Design SUBWAY, start of the top module:
module SUBWAY(
    clk,
    rst_n,
    in_valid,
    init,
    in0,
    in1,
    in2,
    in3,
    out_valid,
    out
);
input clk, rst_n;
input in_valid;
input [1:0] init;
input [1:0] in0, in1, in2, in3; 
output reg       out_valid;
output reg [1:0] out;
parameter s_idle = 2'd0;
parameter s_input = 2'd1;
parameter s_cul = 2'd2;
parameter s_output = 2'd3;
genvar NN;
genvar MM;
integer i;
integer j;
parameter IDX = 9;
reg [1:0]current_state;
reg [1:0]next_state;
reg [1:0]init_pos;
reg [5:0]cnt;
reg [1:0]is_road;
reg [1:0] reg_dif;
reg [1:0]move;
wire UorD;
reg reg_UorD;
wire [1:0]dif1;
wire [1:0]dif2;
wire [1:0]dif;
reg [1:0] next_dif;
reg [1:0]next_pos;
reg [1:0]cur_pos;
reg [1:0] next_step[2:0];
wire [1:0]in_wire[3:0];
reg [1:0]in_a[IDX:0];
reg [1:0]in_b[IDX:0];
reg [1:0]in_c[IDX:0];
reg [1:0]in_d[IDX:0];
reg [1:0]out_pipe[54:0];
reg [1:0]road;
always@(posedge clk or negedge rst_n)begin
	if(!rst_n)
        current_state <= s_idle;
    else
        current_state <= next_state;
end
always@(*)begin
	case(current_state)
		s_idle: if(in_valid) next_state = s_input;
				else next_state = s_idle;
		s_input:if (cnt == 6'd7) next_state = s_cul;
				else next_state = s_input;
		s_cul:	if (cnt == 6'd62) next_state = s_output;
				else next_state = s_cul;				
		s_output: if (cnt == 6'd63) next_state = s_idle;
				else next_state = s_output;
		default: next_state = current_state;
	endcase 
end
always @(posedge clk or negedge rst_n) begin
    if(!rst_n)begin
		init_pos <= 2'd0;
    end   
    else
  ...
make LEC_CHECK=0 CAP_MARGIN=20 CORE_MARGIN=2 CORE_UTILIZATION=72 CTS_CLUSTER_DIAMETER=81 CTS_CLUSTER_SIZE=30 PLACE_DENSITY=0.35 SETUP_SLACK_MARGIN=0.59 SLEW_MARGIN=20 finish   # period 1.98 ns
run.sh (not shown) runs the stock make flow with config.mk's settings and CLKGATE_MAP_FILE=.
The baseline finished with setup timing left.
Then changed:
Settings changed: CTS_CLUSTER_DIAMETER 81 to 182, CTS_CLUSTER_SIZE 30 to 14, PLACE_DENSITY 0.35 to 0.42, SETUP_SLACK_MARGIN 0.59 to 0.57.
After rerunning:
- This time the run did not get past clock tree synthesis (4_1_cts) on DPL-0033
- synthesized cell count does not change
- die area stays the same
- area after synthesis does not change
Then changed:
Settings changed: CORE_UTILIZATION 72 to 61, CTS_CLUSTER_DIAMETER 182 to not set, CTS_CLUSTER_SIZE 14 to not set, PLACE_DENSITY 0.42 to not set, SETUP_SLACK_MARGIN 0.57 to not set.
Clock period 1.98 ns to 2.15 ns, I/O delays scaled along.
After rerunning: With this change the flow finished with setup timing left. Synthesized cell count is unchanged. Synthesized area stays the same. Die size goes up by about a fifth.
Then changed:
Settings changed: CORE_UTILIZATION 61 to 58, TNS_END_PERCENT set to 5.
Clock period 2.15 ns to 1.96 ns, I/O delays scaled along.
The changed run finished with setup timing left.
Worst hold slack gains 0.0041 ns.
Register-to-register slack loses 0.07 ns.
Sequential cell count stays the same.
Final cell count grows by 0.59%.
Wire length is lower by 2.9%.
Synthesized area stays the same.

* * *

Starting RTL as in the previous note.
make LEC_CHECK=0 CAP_MARGIN=20 CORE_MARGIN=6 CORE_UTILIZATION=40 GPL_ROUTABILITY_DRIVEN=0 SLEW_MARGIN=20 TNS_END_PERCENT=75 finish   # period 2.6 ns
==> next run, changes <==
--- a/flow/config.mk
+++ b/flow/config.mk
@@ -7,7 +7,5 @@
 export LEC_CHECK = 0
 export CAP_MARGIN = 20
-export CORE_MARGIN = 6
-export CORE_UTILIZATION = 40
-export GPL_ROUTABILITY_DRIVEN = 0
+export CORE_MARGIN = 2
+export CORE_UTILIZATION = 68
 export SLEW_MARGIN = 20
-export TNS_END_PERCENT = 75
==> flow/constraint.sdc (replaced) <==
create_clock -name core_clock -period 2.32 [get_ports {clk}]
set_input_delay 0.4640 -clock core_clock [delete_from_list [all_inputs] [get_ports {clk}]]
set_output_delay 0.4640 -clock core_clock [all_outputs]
set_load 0.01 [all_outputs]
=> The changed run completed and failed the layout checks on negative setup slack; maximum frequency shrinks by 5.4%; cell area goes up by about 0.34%; sequential power increases by 13%; total power rose by 16%; flip-flop count does not change.
==> next run, changes <==
--- a/flow/config.mk
+++ b/flow/config.mk
@@ -8,4 +8,4 @@
 export CAP_MARGIN = 20
 export CORE_MARGIN = 2
-export CORE_UTILIZATION = 68
+export CORE_UTILIZATION = 40
 export SLEW_MARGIN = 20
==> flow/constraint.sdc (replaced) <==
create_clock -name core_clock -period 2.5 [get_ports {clk}]
set_input_delay 0.5000 -clock core_clock [delete_from_list [all_inputs] [get_ports {clk}]]
set_output_delay 0.5000 -clock core_clock [all_outputs]
set_load 0.01 [all_outputs]
- Now the flow finished with timing, DRC and antenna clean
- design area stays flat
- count of clock-buffer cells in the layout decreases by 6
- sequential power decreases by 7.9%
- sequential share of layout area stays flat
- global-route usage shrinks by 9.9 points
- non-clock buffer count decreases by 8
- synthesized cell count does not change

* * *

== exp/umber ==
Starting RTL as in the previous note.
Settings: LEC_CHECK=0, CAP_MARGIN=20, CELL_PAD_IN_SITES_DETAIL_PLACEMENT=1, CORE_ASPECT_RATIO=0.5, CORE_MARGIN=2, CORE_UTILIZATION=44, CTS_CLUSTER_DIAMETER=239, CTS_CLUSTER_SIZE=98, PLACE_DENSITY_LB_ADDON=0.01, SETUP_SLACK_MARGIN=-0.25, SLEW_MARGIN=20, TNS_END_PERCENT=95; clock period 2.5 ns.
exp/umber ended with every stage complete and zero timing, DRC or antenna violations.
For exp/lagoon, these inputs were changed with respect to exp/umber:
Settings: CORE_ASPECT_RATIO no longer set, was 0.5; TNS_END_PERCENT now 10, was 95; CELL_PAD_IN_SITES_DETAIL_PLACEMENT no longer set, was 1; CORE_UTILIZATION now 40, was 44; SETUP_SLACK_MARGIN no longer set, was -0.25.
Compared to exp/umber, exp/lagoon has starting density of the core 4.6 points lower. Final design area excluding fillers, exp/lagoon vs exp/umber: up slightly. exp/lagoon went all the way through synthesis, placement and routing and the layout is clean on timing, DRC and antenna. Busiest layer in global routing = met1: exp/lagoon; busiest layer in global routing = met2: exp/umber. The area enclosed by the die boundary in exp/lagoon was higher than what exp/umber gave. Lower final HPWL from detailed placement was reported by exp/lagoon, not exp/umber. Comparing exp/umber and exp/lagoon, the higher highest ir drop seen on vdd is on exp/umber.
Input changes introduced in exp/quartz (baseline for comparison: exp/lagoon):
Settings: removing CTS_CLUSTER_SIZE (formerly 98); removing PLACE_DENSITY_LB_ADDON (formerly 0.01); removing CTS_CLUSTER_DIAMETER (formerly 239); removing TNS_END_PERCENT (formerly 10); changing the clock period (ns, I/O delays scaled along) from 2.5 to 2.32.
Results
Diff exp/lagoon -> exp/quartz: final instance area shows an increase of 0.90%; total power draw climbed 670 uW.
When exp/quartz is set beside exp/lagoon, its clock latency at the later pin of the worst-skew pair turns out to be 20 ps larger.
Worst hold margin in exp/quartz is 410 ps higher than in exp/lagoon
The lower detailed-route wire length came out of exp/lagoon.

* * *

Starting RTL as in the previous note.
clock: 1.34 ns
lec_check: 0
abc_area: 1
cap_margin: 20
core_margin: 2
core_utilization: 58
cts_cluster_diameter: 237
place_density_lb_addon: 0.05
setup_slack_margin: 0.4
slew_margin: 20
tns_end_percent: 5
The first run finished but fails on negative hold slack, negative setup slack.
Then changed:
CAP_MARGIN = 40   (was 20)
CORE_UTILIZATION = 72   (was 58)
CTS_CLUSTER_DIAMETER = 84   (was 237)
SETUP_SLACK_MARGIN = 0.25   (was 0.4)
TNS_END_PERCENT = not set   (was 5)
The changed run failed in 4_1_cts.
Synthesized cell count stays the same.
Synthesized area is unchanged.
Die area is lower by about 19%.
Then changed:
CAP_MARGIN = 20   (was 40)
CTS_CLUSTER_DIAMETER = 221   (was 84)
CTS_CLUSTER_SIZE = 14   (was not set)
PLACE_DENSITY_LB_ADDON = not set   (was 0.05)
SETUP_SLACK_MARGIN = not set   (was 0.25)
clock period = 1.62 ns   (was 1.34 ns; I/O delays follow)
This time the run completed, yet does not pass: negative setup slack.
Area after synthesis is unchanged.
Die size is unchanged.
Synthesized cell count is unchanged.
Then changed:
ABC_AREA = not set   (was 1)
CTS_CLUSTER_DIAMETER = not set   (was 221)
clock period = 1.98 ns   (was 1.62 ns; I/O delays follow)
Effect: The changed run ran to the end with violations: negative setup slack. Worst setup slack gains 0.40 ns. Total power decreases by 22%. Register-to-register slack gains 0.40 ns. Design area decreases by 4.6%.
Then changed:
CTS_CLUSTER_SIZE = 25   (was 14)
clock period = 2.27 ns   (was 1.98 ns; I/O delays follow)
Outcome: The new run ran to the end with violations: negative setup slack. Area after synthesis stays the same. Wire length grows by about 20%. Critical path depth rises by 3. Design area came out higher by about 1.4%. Worst setup slack improved by 0.016 ns.
Then changed:
ABC_AREA = 1   (was not set)
CORE_UTILIZATION = 62   (was 72)
CTS_CLUSTER_SIZE = not set   (was 25)
clock period = 1.76 ns   (was 2.27 ns; I/O delays follow)
The changed run finished with negative setup slack left.
Combinational power goes up by about a fifth.
Core utilization goes down by 12 points.
Routed wire length goes down by about a fifth.
Setup slack got worse by 0.042 ns.
Design area goes up slightly.
Non-clock buffer count stays the same.

* * *

## the baseline
SUBWAY again, from the RTL that the note above started with.
clock: 1.03 ns
lec_check: 0
abc_area: 1
cap_margin: 20
core_margin: 2
core_utilization: 72
cts_cluster_diameter: 371
cts_cluster_size: 96
hold_slack_margin: -0.09
place_density: 0.39
slew_margin: 20
tns_end_percent: 5
The layout from the baseline, despite a flow that completed every stage, fails the layout checks, with the failing checks listed as setup timing.
Inputs modified between the baseline and the candidate:
Settings: CTS_CLUSTER_SIZE now 30, was 96; PLACE_DENSITY no longer set, was 0.39; TNS_END_PERCENT no longer set, was 5; CTS_CLUSTER_DIAMETER no longer set, was 371; ABC_AREA no longer set, was 1; HOLD_SLACK_MARGIN no longer set, was -0.09; the clock period (ns, I/O delays scaled along) now 1.98, was 1.03.
==> comparison <==
Of the runs the baseline and the candidate, none of them finished clean. Comparing switching power of the nets for the baseline and the candidate, the smaller number came from the candidate. [diff] wire length of the first global-routing pass, the candidate relative to the baseline: improvement. In the reports for the baseline and the candidate, the smaller top achievable clock speed belongs to the baseline. [compare] base=the baseline new=the candidate: utilization went down; total die size went down.
Power and IR drop assume default switching activity.
